## wip/garnet
==> flow/design.v (excerpt) <==
module tb_dp #(
    parameter BHT_ENTERIES    = 128,
    parameter BTB_ENTERIES    = 32,
    parameter INSTR_SIZE_BYTE = 4
) 
(
    clk,
    rst_n,
    in_fetch_pc,
    in_fetch_nop,
    in_exe_pc,
    in_exe_nop,
    in_exe_branch_taken,
    in_exe_branch_offset,
    out_pc_offset,
    out_fetch_branch_taken
);
Size in the first run: about 7600 cells after synthesis, about 130 I/O pins, roughly 93000 µm² of cells after synthesis.
clock: 6.75 ns
lec_check: 0
cap_margin: 20
core_margin: 2
core_utilization: 60
setup_slack_margin: 0.5
slew_margin: 20
run.sh (not shown) runs the stock make flow with config.mk's settings and CLKGATE_MAP_FILE=.
Input-level comparison between wip/pepper and wip/garnet:
- a change of SETUP_SLACK_MARGIN from 0.5 to 0.67
- a change of CORE_UTILIZATION from 60 to 72
- an added HOLD_SLACK_MARGIN of -0.09
- an added CTS_CLUSTER_DIAMETER of 28
- an added CTS_CLUSTER_SIZE of 41
- a change of the clock period (ns, I/O delays scaled along) from 6.75 to 2.75
[summary]
Flow for wip/pepper halted at clock tree synthesis, error code DPL-0033. Looking only at pre-CTS worst setup slack, and setting everything else aside, the higher value of wip/pepper and wip/garnet goes to wip/garnet. As far as fraction of registers with async set/reset goes, wip/pepper and wip/garnet are indistinguishable; the numbers are identical. Of wip/pepper and wip/garnet, the higher number of placement rows belongs to wip/garnet.
Input-level comparison between wip/delta and wip/pepper:
- changing CTS_CLUSTER_SIZE from 41 to 14
- removing CTS_CLUSTER_DIAMETER (formerly 28)
- removing HOLD_SLACK_MARGIN (formerly -0.09)
- changing SETUP_SLACK_MARGIN from 0.67 to -0.17
- changing CAP_MARGIN from 20 to 5
- changing the clock period (ns, I/O delays scaled along) from 2.75 to 5.4
### Flow results
- Layout checks on wip/delta: not met. Flow itself completed; violations: setup timing.
- Compared with wip/pepper, wip/delta shows a cell area reported after detailed placement that is 6100 µm² lower.
- wip/delta against wip/pepper: area reported by Yosys stat saw little to no change, total instance count after detailed placement went down 541.
- Weighted congestion at the end of routability-driven global placement essentially unchanged between wip/delta and wip/pepper.
- From wip/delta to wip/pepper, die outline height did not move at all.
- Core area of wip/pepper is on par with wip/delta.
- Reported for wip/pepper and wip/delta, die footprint turned out identical to the last digit.
- Changes observed in wip/delta relative to wip/pepper: floorplan net count has remained practically unchanged; area after synthesis ~0 delta.
- wip/delta reports a higher pre-CTS setup slack than wip/pepper does.
### wip/delta -> wip/violet
- a change of CAP_MARGIN from 5 to 20
- a deleted CTS_CLUSTER_SIZE that had been 14
- a change of SETUP_SLACK_MARGIN from -0.17 to 0.5
- a change of CORE_UTILIZATION from 72 to 9
- a change of the clock period (ns, I/O delays scaled along) from 5.4 to 13.0
==> comparison <==
Out of wip/delta and wip/violet, the only run to close with the timing, design-rule and antenna checks passing was wip/violet. Highest fanout seen on the critical path: wip/delta and wip/violet compared, lower one is wip/delta. The lower placeable core region came out of wip/delta. Clock transition at the register clock pins on the worst setup and hold paths after CTS: wip/violet vs wip/delta, no meaningful difference. Final worst slack improves in wip/violet relative to wip/delta. Sequential share of layout area in wip/violet vs wip/delta: down 4.1 points. Against wip/delta, final non-filler cell area in wip/violet came out worse. Total of plain and repair buffers excluding clock buffers: wip/violet < wip/delta. The lower area occupied by multi-input gates of wip/delta and wip/violet is in wip/violet. Between wip/delta and wip/violet, via count decreased.
Setup changes, wip/violet to wip/fjord
- PLACE_DENSITY_LB_ADDON now 0.06, previously not set
- CTS_CLUSTER_SIZE now 14, previously not set
- CORE_UTILIZATION now 72, was 9
- CTS_CLUSTER_DIAMETER now 374, previously not set
- the clock period (ns, I/O delays scaled along) now 5.34, was 13.0
Findings:
- Cell count: wip/fjord lower than wip/violet
- Taking wip/violet as the reference point, the met1 usage in global routing of wip/fjord rises by 60 points.
- Going from wip/violet to wip/fjord, share of power burned in the clock network shrinks by 7.2 points.
- Higher highest net fanout along the worst path among wip/violet and wip/fjord: wip/violet
- Re logic depth of the worst setup path including buffers: wip/violet was lower than wip/fjord.
- On sequential fraction of design power, the higher figure sits with wip/fjord, not wip/violet.
- wip/fjord drops more vias than wip/violet.
- wip/violet -> wip/fjord: number of inserted filler cells in the final layout decreased by more than half
- Compared with wip/violet, wip/fjord shows a minimum hold slack that is 280 ps lower.
- Summary of the comparison: total die size is lower in wip/fjord, relative to wip/violet.
- Although wip/fjord finished all stages, its layout failed final checks on setup timing.
## Diff of input files: wip/juniper against wip/fjord
- CTS_CLUSTER_SIZE removed (was 14)
- CORE_UTILIZATION changed from 72 to 30
- PLACE_DENSITY_LB_ADDON removed (was 0.06)
- CTS_CLUSTER_DIAMETER removed (was 374)
- the clock period (ns, I/O delays scaled along) changed from 5.34 to 9.57
--- outcome ---
wip/juniper finished end to end and its layout was clean on timing, DRC and antenna. Taking wip/fjord over wip/juniper, the DRC marker count from the first detailed-route iteration ratio works out to 1.4. Max met2 track demand over resource in global routing across wip/juniper and wip/fjord: wip/fjord. wip/juniper -> wip/fjord: cell area after layout flat. wip/juniper against wip/fjord: share of the cycle needed by the critical path after routing now smaller, total power draw now smaller, core utilization now smaller, actual slew at the worst max-slew pin now smaller, sum of met2 wire segment lengths after detailed routing now larger. Looking at clock power, wip/juniper sits below wip/fjord. Compared wip/juniper against wip/fjord; count of port buffers added during placement within noise. Lower final cell count among wip/juniper and wip/fjord: wip/fjord.

* * *

tb_dp again, from the RTL that the note above started with.
==> flow/config.mk <==
export PLATFORM = sky130hd
export DESIGN_NAME = tb_dp
export DESIGN_NICKNAME = tb_dp
export VERILOG_FILES = /design/flow/design.v
export SDC_FILE = /design/flow/constraint.sdc
export NUM_CORES = 4
export LEC_CHECK = 0
export CAP_MARGIN = 20
export CORE_MARGIN = 2
export CORE_UTILIZATION = 57
export SETUP_SLACK_MARGIN = 0.5
export SLEW_MARGIN = 20
==> flow/constraint.sdc <==
create_clock -name core_clock -period 6.49 [get_ports {clk}]
set_input_delay 1.2980 -clock core_clock [delete_from_list [all_inputs] [get_ports {clk}]]
set_output_delay 1.2980 -clock core_clock [all_outputs]
set_load 0.01 [all_outputs]
Then changed:
- CORE_ASPECT_RATIO: not set -> 0.59
- CORE_UTILIZATION: 57 -> 32
- PLACE_DENSITY_LB_ADDON: not set -> 0.16
- SETUP_SLACK_MARGIN: 0.5 -> not set
- SLEW_MARGIN: 20 -> 0
- clock period: 6.49 -> 5.42 ns (I/O delays scaled with it)
=> The new run completed and failed the layout checks on negative setup slack. Wire length rises by 20%. Worst setup slack degrades by 0.87 ns. Clock-buffer cell count decreases by 29. Combinational power grows by 29%. Non-clock buffer count went up by 228. Total power is higher by 23%. Die area rises by 77%. Hold slack degrades by 0.27 ns. Clock power grows by 25%. Area after synthesis is unchanged.

* * *

## job 1043
tb_dp again, from the RTL that the note above started with.
==> flow/config.mk <==
export PLATFORM = sky130hd
export DESIGN_NAME = tb_dp
export DESIGN_NICKNAME = tb_dp
export VERILOG_FILES = /design/flow/design.v
export SDC_FILE = /design/flow/constraint.sdc
export NUM_CORES = 4
export LEC_CHECK = 0
export CAP_MARGIN = 35
export CORE_ASPECT_RATIO = 0.71
export CORE_MARGIN = 2
export CORE_UTILIZATION = 72
export CTS_CLUSTER_DIAMETER = 211
export CTS_CLUSTER_SIZE = 14
export PLACE_DENSITY = 0.64
export SETUP_SLACK_MARGIN = 0.45
export SLEW_MARGIN = 20
==> flow/constraint.sdc <==
create_clock -name core_clock -period 5.31 [get_ports {clk}]
set_input_delay 1.0620 -clock core_clock [delete_from_list [all_inputs] [get_ports {clk}]]
set_output_delay 1.0620 -clock core_clock [all_outputs]
set_load 0.01 [all_outputs]
Final checks on job 1043, whose flow otherwise completed, came back failing, citing setup timing.
Setup changes, job 1043 to job 2813
# job 1043
export LEC_CHECK = 0
export CAP_MARGIN = 35
export CORE_ASPECT_RATIO = 0.71
export CORE_MARGIN = 2
export CORE_UTILIZATION = 72
export CTS_CLUSTER_DIAMETER = 211
export CTS_CLUSTER_SIZE = 14
export PLACE_DENSITY = 0.64
export SETUP_SLACK_MARGIN = 0.45
export SLEW_MARGIN = 20
create_clock -name core_clock -period 5.31 [get_ports {clk}]
# job 2813
export LEC_CHECK = 0
export CAP_MARGIN = 20
export CORE_MARGIN = 2
export CORE_UTILIZATION = 63
export SLEW_MARGIN = 20
create_clock -name core_clock -period 5.42 [get_ports {clk}]
Every stage of job 2813 finished as expected; the final checks, on the other hand, flagged setup timing, which means the layout fails.
Power share of the combinational group: job 2813 vs job 1043 down 1.4 points
Internal power (job 2813 over job 1043): increase, 9.1%
Wire length on met2 up about 8% in job 2813 wrt job 1043
Compared with job 1043, job 2813 shows a higher synthesis-to-layout area growth.
#### Input delta (job 907 over job 2813)
# job 2813
export LEC_CHECK = 0
export CAP_MARGIN = 20
export CORE_MARGIN = 2
export CORE_UTILIZATION = 63
export SLEW_MARGIN = 20
create_clock -name core_clock -period 5.42 [get_ports {clk}]
# job 907
export LEC_CHECK = 0
export CAP_MARGIN = 40
export CORE_MARGIN = 2
export CORE_UTILIZATION = 72
export CTS_CLUSTER_DIAMETER = 66
export CTS_CLUSTER_SIZE = 14
export SETUP_SLACK_MARGIN = 0.57
export SLEW_MARGIN = 20
create_clock -name core_clock -period 5.4 [get_ports {clk}]
Findings:
Delta (job 907 minus job 2813): width of the chip fell 6.4%, netlist area before placement about even, register-to-register slack climbed 0.12 ns, total number of vias now larger.
The final reports for job 907 and job 2813 show routed length on met1 lower in the former.
Post-route worst setup slack in job 907 is 0.99 ns below job 2813.
Leakage power figure, job 2813 and job 907: higher on job 2813
Lower post-CTS setup buffer count was reported by job 2813, not job 907.
Diff job 2813..job 907 | number of max-cap violations | unchanged
Job 907 -> stages 100% | layout checks FAIL | setup timing
For job 448, these inputs were changed with respect to job 907:
# job 907
export LEC_CHECK = 0
export CAP_MARGIN = 40
export CORE_MARGIN = 2
export CORE_UTILIZATION = 72
export CTS_CLUSTER_DIAMETER = 66
export CTS_CLUSTER_SIZE = 14
export SETUP_SLACK_MARGIN = 0.57
export SLEW_MARGIN = 20
create_clock -name core_clock -period 5.4 [get_ports {clk}]
# job 448
export LEC_CHECK = 0
export CAP_MARGIN = 20
export CORE_ASPECT_RATIO = 1.72
export CORE_MARGIN = 2
export CORE_UTILIZATION = 72
export HOLD_SLACK_MARGIN = -0.09
export PLACE_DENSITY = 0.66
export SLEW_MARGIN = 20
create_clock -name core_clock -period 2.37 [get_ports {clk}]
==> comparison <==
Job 448 is listed as incomplete: the tool reported an error in global routing and the run ended there. Job 448 vs. job 907: placed instance count has increased; die area comparable; fraction of registers with async set or reset after synthesis essentially unchanged.

* * *

Setup of run 1:
Starting RTL as in the previous note.
// tb_dp
module tb_dp #(
    parameter BHT_ENTERIES    = 128,
    parameter BTB_ENTERIES    = 32,
    parameter INSTR_SIZE_BYTE = 4
) 
(
    clk,
    rst_n,
    in_fetch_pc,
    in_fetch_nop,
    in_exe_pc,
    in_exe_nop,
    in_exe_branch_taken,
    in_exe_branch_offset,
    out_pc_offset,
    out_fetch_branch_taken
);
Settings: LEC_CHECK=0, ABC_AREA=0, CAP_MARGIN=20, CELL_PAD_IN_SITES_DETAIL_PLACEMENT=2, CELL_PAD_IN_SITES_GLOBAL_PLACEMENT=3, CORE_ASPECT_RATIO=0.78, CORE_MARGIN=2, CORE_UTILIZATION=40, GPL_ROUTABILITY_DRIVEN=0, GPL_TIMING_DRIVEN=0, HOLD_SLACK_MARGIN=0.12, MIN_ROUTING_LAYER=met2, SETUP_SLACK_MARGIN=-0.63, SLEW_MARGIN=35, TNS_END_PERCENT=95; clock period 17.2 ns.
In the summary table, run 1 is marked failed, with error GRT-0116 raised in 5_1_grt.
Input-level comparison between run 2 and run 1:
Settings: swapping -0.63 for 0.5 in SETUP_SLACK_MARGIN; clearing HOLD_SLACK_MARGIN, which used to be 0.12; clearing TNS_END_PERCENT, which used to be 95; clearing CORE_ASPECT_RATIO, which used to be 0.78; clearing GPL_ROUTABILITY_DRIVEN, which used to be 0; clearing CELL_PAD_IN_SITES_GLOBAL_PLACEMENT, which used to be 3; clearing MIN_ROUTING_LAYER, which used to be met2; clearing GPL_TIMING_DRIVEN, which used to be 0; swapping 40 for 60 in CORE_UTILIZATION; clearing ABC_AREA, which used to be 0; clearing CELL_PAD_IN_SITES_DETAIL_PLACEMENT, which used to be 2; swapping 35 for 20 in SLEW_MARGIN; swapping 17.2 for 5.31 in the clock period (ns, I/O delays scaled along).
### Flow results
- Finished, but not clean: run 2, with negative setup slack.
- | post-place setup slack | lower: run 2 |
- Comparing run 2 and run 1, the lower post-detailed-placement half-perimeter wirelength was measured on run 2.
- Of run 2 and run 1, run 1 shows the higher largest buffer count on any clock path, with run 2 below it.
- Comparing run 1 against run 2, there is no change at all in count of flip-flops with a built-in enable after synthesis.
- The run showing the smaller number of placement rows is run 2.
- [compare] base=run 1 new=run 2: die area fell about 33%, effective utilization at floorplan rose 20 points, quantity of gates resized following cts rose 301, quantity of I/O buffers inserted on ports rose 3.
Relative to run 2, the following input files were edited for run 3:
Settings: CORE_UTILIZATION now 72, was 60; SETUP_SLACK_MARGIN no longer set, was 0.5; HOLD_SLACK_MARGIN now -0.09, previously not set; the clock period (ns, I/O delays scaled along) now 2.75, was 5.31.
--- outcome ---
- FAIL run 3 @ 4_1_cts: tool exited with error
- Max horizontal extent of the die across run 2 and run 3: run 2
- The die used by run 3 is smaller than the one used by run 2.
- Worst setup slack before clock tree synthesis: run 3 lower than run 2
--- input diff run 3..run 4 ---
Settings: HOLD_SLACK_MARGIN: -0.09 -> unset; CTS_CLUSTER_SIZE: unset -> 14; CTS_CLUSTER_DIAMETER: unset -> 199; SLEW_MARGIN: 20 -> 40; ABC_AREA: unset -> 1; PLACE_DENSITY_LB_ADDON: unset -> 0.14; SETUP_SLACK_MARGIN: unset -> 0.38.
[summary]
Run 4: it failed during 5_1_grt, and the tool reported GRT-0232.
Run 4 has width of the chip above what run 3 had.
Looking at run 4 and run 3, the fraction of the core area occupied by cells at floorplan is a wash.
Chip area estimate from yosys synthesis: run 4 > run 3
From run 3 to run 4 the numbers moved as follows: total die size higher, synthesized area higher.

* * *

The RTL this note starts from:
==> flow/design.v <==
module tb_dp #(
    parameter BHT_ENTERIES    = 128,
    parameter BTB_ENTERIES    = 32,
    parameter INSTR_SIZE_BYTE = 4
) 
(
    clk,
    rst_n,
    in_fetch_pc,
    in_fetch_nop,
    in_exe_pc,
    in_exe_nop,
    in_exe_branch_taken,
    in_exe_branch_offset,
    out_pc_offset,
    out_fetch_branch_taken
);
input clk;
input rst_n;
input in_fetch_nop;
input [INSTR_SIZE_BYTE*8-1 :0] in_fetch_pc;
input in_exe_nop;
input [INSTR_SIZE_BYTE*8-1 :0] in_exe_pc;
input in_exe_branch_taken;
input [INSTR_SIZE_BYTE*8-1 :0] in_exe_branch_offset;
output [INSTR_SIZE_BYTE*8-1 :0] out_pc_offset;
output out_fetch_branch_taken;
reg [1:0] bht_entry [0:BHT_ENTERIES-1];
reg [INSTR_SIZE_BYTE*8-1 :0] btb_entry [0:BTB_ENTERIES-1];
reg [24:0] btb_tag [0:BTB_ENTERIES-1];
assign out_pc_offset = btb_entry[in_fetch_pc[6:2]];
assign out_fetch_branch_taken = bht_entry[in_fetch_pc[8:2]][1]&&(btb_tag[in_fetch_pc[6:2]]==in_fetch_pc[31:7]);
always@(posedge clk or negedge rst_n) begin
    if(rst_n) begin
        if(!in_exe_nop) begin
            if(in_exe_branch_taken) begin
                bht_entry[in_exe_pc[8:2]]  <= (bht_entry[in_exe_pc[8:2]]==2'b11) ? bht_entry[in_exe_pc[8:2]] : bht_entry[in_exe_pc[8:2]] + 1'b1   ;
                btb_entry[in_exe_pc[6:2]]  <=  in_exe_branch_offset;
                btb_tag[in_exe_pc[6:2]]    <=  in_exe_pc[31:7];
            end
            else if(!in_exe_branch_taken) begin
                bht_entry[in_exe_pc[8:2]]  <= (bht_entry[in_exe_pc[8:2]]==2'b00) ? bht_entry[in_exe_pc[8:2]] : bht_entry[in_exe_pc[8:2]] - 1'b1   ;
            end
        end
    end
    else if(!rst_n) begin
        bht_entry[0]  <=   0 ;bht_entry[1]  <=   0 ;bht_entry[2]  <=   0 ;bht_entry[3]  <=   0 ;bht_entry[4]  <=   0 ;bht_entry[5]  <=   0 ;bht_entry[6]  <=   0 ;bht_entry[7]  <=   0 ;bht_entry[8]  <=   0 ;bht_entry[9]  <=   0 ;
        bht_entry[10]  <=   0 ;bht_entry[11]  <=   0 ;bht_entry[12]  <=   0 ;bht_entry[13]  <=   0 ;bht_entry[14]  <=   0 ;bht_entry[15]  <=   0 ;bht_entry[16]  <=   0 ;bht_entry[17]  <=   0 ;bht_entry[18]  <=   0 ;bht_entry[19]  <=   0 ;
        bht_entry[20]  <=   0 ;bht_entry[21]  <=   0 ;bht_entry[22]  <=   0 ;bht_entry[23]  <=   0 ;bht_entry[24]  <=   0 ;bht_entry[25]  <=   0 ;bht_entry[26]  <=   0 ;bht_entry[27]  <=   0 ;bht_entry[28]  <=   0 ;bht_entry[29]  <=   0 ;
        bht_entry[30]  <=   0 ;bht_entry[31]  <=   0 ;bht_entry[32]  <=   0 ;bht_entry[33]  <=   0 ;bht_entry[34]  <=   0 ;bht_entry[35]  <=   0 ;bht_entry[36]  <=   0 ;bht_entry[37]  <=   0 ;bht_entry[38]  <=   0 ;bht_entry[39]  <=   0 ;
        bht_entry[40]  <=   0 ;bht_entry[41]  <=   0 ;bht_entry[42]  <=   0 ;bht_entry[43]  <=   0 ;bht_entry[44]  <=   0 ;bht_entry[45]  <=   0 ;bht_entry[46]  <=   0 ;bht_entry[47]  <=   0 ;bht_entry[48]  <=   0 ;bht_entry[49]  <=   0 ;
        bht_entry[50]  <=   0 ;bht_entry[51]  <=   0 ;bht_entry[52]  <=   0 ;bht_entry[53]  <=   0 ;bht_entry[54]  <=   0 ;bht_entry[55]  <=   0 ;bht_entry[56]  <=   0 ;bht_entry[57]  <=   0 ;bht_entry[58]  <=   0 ;bht_entry[59]  <=   0 ;
        bht_entry[60]  <=   0 ;bht_entry[61]  <=   0 ;bht_entry[62]  <=   0 ;bht_entry[63]  <=   0 ;bht_entry[64]  <=   0 ;bht_entry[65]  <=   0 ;bht_entry[66]  <=   0 ;bht_entry[67]  <=   0 ;bht_entry[68]  <=   0 ;bht_entry[69]  <=   0 ;
        bht_entry[70]  <=   0 ;bht_entry[71]  <=   0 ;bht_entry[72]  <=   0 ;bht_entry[73]  <=   0 ;bht_entry[74]  <=   0 ;bht_entry[75]  <=   0 ;bht_entry[76]  <=   0 ;bht_entry[77]  <=   0 ;bht_entry[78]  <=   0 ;bht_entry[79]  <=   0 ;
        bht_entry[80]  <=   0 ;bht_entry[81]  <=   0 ;bht_entry[82]  <=   0 ;bht_entry[83]  <=   0 ;bht_entry[84]  <=   0 ;bht_entry[85]  <=   0 ;bht_entry[86]  <=   0 ;bht_entry[87]  <=   0 ;bht_entry[88]  <=   0 ;bht_entry[89]  <=   0 ;
        bht_entry[90]  <=   0 ;bht_entry[91]  <=   0 ;bht_entry[92]  <=   0 ;bht_entry[93]  <=   0 ;bht_entry[94]  <=   0 ;bht_entry[95]  <=   0 ;bht_entry[96]  <=   0 ;bht_entry[97]  <=   0 ;bht_entry[98]  <=   0 ;bht_entry[99]  <=   0 ;
        bht_entry[100]  <=   0 ;bht_entry[101]  <=   0 ;bht_entry[102]  <=   0 ;bht_entry[103]  <=   0 ;bht_entry[104]  <=   0 ;bht_entry[105]  <=   0 ;bht_entry[106]  <=   0 ;bht_entry[107]  <=   0 ;bht_entry[108]  <=   0 ;bht_entry[109]  <=   0 ;
        bht_entry[110]  <=   0 ;bht_entry[111]  <=   0 ;bht_entry[112]  <=   0 ;bht_entry[113]  <=   0 ;bht_entry[114]  <=   0 ;bht_entry[115]  <=   0 ;bht_entry[116]  <=   0 ;bht_entry[117]  <=   0 ;bht_entry[118]  <=   0 ;bht_entry[119]  <=   0 ;
        bht_entry[120]  <=   0 ;bht_entry[121]  <=   0 ;bht_entry[122]  <=   0 ;bht_entry[123]  <=   0 ;bht_entry[124]  <=   0 ;bht_entry[125]  <=   0 ;bht_entry[126]  <=   0 ;bht_entry[127]  <=   0 ;
        btb_entry[0]  <=   0;
        btb_tag[0]    <=   0;
        btb_entry[1]  <=   0;
        btb_tag[1]    <=   0;
        btb_entry[2]  <=   0;
        btb_tag[2]    <=   0;
        btb_entry[3]  <=   0;
        btb_tag[3]    <=   0;
        btb_entry[4]  <=   0;
        btb_tag[4]    <=   0;
        btb_entry[5]  <=   0;
        btb_tag[5]    <=   0;
        btb_entry[6]  <=   0;
        btb_tag[6]    <=   0;
        btb_entry[7]  <=   0;
        btb_tag[7]    <=   0;
        btb_entry[8]  <=   0;
        btb_tag[8]    <=   0;
        btb_entry[9]  <=   0;
        btb_tag[9]    <=   0;
        btb_entry[10]  <=   0;
        btb_tag[10]    <=   0;
        btb_entry[11]  <=   0;
        btb_tag[11]    <=   0;
        btb_entry[12]  <=   0;
        btb_tag[12]    <=   0;
        btb_entry[13]  <=   0;
        btb_tag[13]    <=   0;
        btb_entry[14]  <=   0;
        btb_tag[14]    <=   0;
        btb_entry[15]  <=   0;
        btb_tag[15]    <=   0;
        btb_entry[16]  <=   0;
        btb_tag[16]    <=   0;
        btb_entry[17]  <=   0;
        btb_tag[17]    <=   0;
        btb_entry[18]  <=   0;
        btb_tag[18]    <=   0;
        btb_entry[19]  <=   0;
        btb_tag[19]    <=   0;
        btb_entry[20]  <=   0;
        btb_tag[20]    <=   0;
        btb_entry[21]  <=   0;
        btb_tag[21]    <=   0;
        btb_entry[22]  <=   0;
        btb_tag[22]    <=   0;
        btb_entry[23]  <=   0;
        btb_tag[23]    <=   0;
        btb_entry[24]  <=   0;
        btb_tag[24]    <=   0;
        btb_entry[25]  <=   0;
        btb_tag[25]    <=   0;
        btb_entry[26]  <=   0;
        btb_tag[26]    <=   0;
        btb_entry[27]  <=   0;
        btb_tag[27]    <=   0;
        btb_entry[28]  <=   0;
        btb_tag[28]    <=   0;
        btb_entry[29]  <=   0;
        btb_tag[29]    <=   0;
        btb_entry[30]  <=   0;
        btb_tag[30]    <=   0;
        btb_entry[31]  <=   0;
        btb_tag[31]    <=   0;
    end
end
endmodule
Settings: LEC_CHECK=0, CAP_MARGIN=20, CELL_PAD_IN_SITES_DETAIL_PLACEMENT=2, CORE_MARGIN=2, CORE_UTILIZATION=30, CTS_CLUSTER_DIAMETER=304, GPL_ROUTABILITY_DRIVEN=0, PLACE_DENSITY_LB_ADDON=0.08, SETUP_SLACK_MARGIN=0.5, SLEW_MARGIN=30; clock period 5.77 ns.
The starting point ran to the end with violations: negative setup slack.
Next try:
==> flow/config.mk (replaced) <==
export PLATFORM = sky130hd
export DESIGN_NAME = tb_dp
export DESIGN_NICKNAME = tb_dp
export VERILOG_FILES = /design/flow/design.v
export SDC_FILE = /design/flow/constraint.sdc
export NUM_CORES = 4
export LEC_CHECK = 0
export ABC_AREA = 1
export CAP_MARGIN = 20
export CELL_PAD_IN_SITES_GLOBAL_PLACEMENT = 2
export CORE_MARGIN = 2
export CORE_UTILIZATION = 40
export GPL_ROUTABILITY_DRIVEN = 0
export GPL_TIMING_DRIVEN = 0
export PLACE_DENSITY_LB_ADDON = 0.19
export SLEW_MARGIN = 20
==> flow/constraint.sdc (replaced) <==
create_clock -name core_clock -period 17.2 [get_ports {clk}]
set_input_delay 3.4400 -clock core_clock [delete_from_list [all_inputs] [get_ports {clk}]]
set_output_delay 3.4400 -clock core_clock [all_outputs]
set_load 0.01 [all_outputs]
Effect:
- The changed run ran to the end with no violations
- critical path depth decreases by 6
- count of clock-buffer cells in the layout shrinks by 29
- final area came out lower by 3.4%
- die area falls by 24%
- utilization climbs by 10 points
- sequential cell count stays the same
- total power decreases by 68%
- wire length climbs by 29%
Next try:
==> flow/config.mk (replaced) <==
export PLATFORM = sky130hd
export DESIGN_NAME = tb_dp
export DESIGN_NICKNAME = tb_dp
export VERILOG_FILES = /design/flow/design.v
export SDC_FILE = /design/flow/constraint.sdc
export NUM_CORES = 4
export LEC_CHECK = 0
export CAP_MARGIN = 35
export CORE_MARGIN = 2
export CORE_UTILIZATION = 72
export CTS_CLUSTER_DIAMETER = 211
export CTS_CLUSTER_SIZE = 14
export PLACE_DENSITY = 0.64
export SLEW_MARGIN = 20
==> flow/constraint.sdc (replaced) <==
create_clock -name core_clock -period 5.31 [get_ports {clk}]
set_input_delay 1.0620 -clock core_clock [delete_from_list [all_inputs] [get_ports {clk}]]
set_output_delay 1.0620 -clock core_clock [all_outputs]
set_load 0.01 [all_outputs]
=> This time the run finished with negative setup slack left. Area after synthesis came out lower by 1.3%. Cell area came out lower by 3.2%. Power came out higher to 2.8 times its value. Critical path depth came out higher by 3. Global-route usage came out higher by 6.4 points. Flip-flop count stays the same. Clock power came out higher by 120%. Sequential power came out higher to 3.3 times its value.
Next try:
--- a/flow/config.mk
+++ b/flow/config.mk
@@ -8 +8 @@
-export CAP_MARGIN = 35
+export CAP_MARGIN = 40
@@ -10,2 +10,2 @@
-export CORE_UTILIZATION = 72
-export CTS_CLUSTER_DIAMETER = 211
+export CORE_UTILIZATION = 70
+export CTS_CLUSTER_DIAMETER = 69
@@ -13 +13 @@
-export PLACE_DENSITY = 0.64
+export SETUP_SLACK_MARGIN = 1.46
==> flow/constraint.sdc (replaced) <==
create_clock -name core_clock -period 5.61 [get_ports {clk}]
set_input_delay 1.1220 -clock core_clock [delete_from_list [all_inputs] [get_ports {clk}]]
set_output_delay 1.1220 -clock core_clock [all_outputs]
set_load 0.01 [all_outputs]
Effect:
- The new run finished with negative setup slack left
- via count drops by about 0.45%
- final cell count climbs by about 1.2%
- area after synthesis does not change
- total power drops by about 4.6%
- critical path depth climbs by 2
- first-iteration DRC count drops by about 5.3%
- core utilization drops by 0.80 points
- global-route usage drops by 2.3 points
- wire length stays flat
- sequential cell count is unchanged
- sequential share of layout area drops by 0.94 points
Next try:
--- a/flow/config.mk
+++ b/flow/config.mk
@@ -14,0 +15 @@
+export TNS_END_PERCENT = 5
Effect:
- The new run completed and failed the layout checks on negative setup slack
- final cell count barely changes
- setup slack degrades by 0.27 ns
- register-to-register slack improves by 0.22 ns
- fmax drops by 4.6%
- power climbs by 1.5%
- clock-buffer cell count climbs by 1
- hold slack degrades by 0.032 ns
Power is estimated from default activity; no workload was simulated.
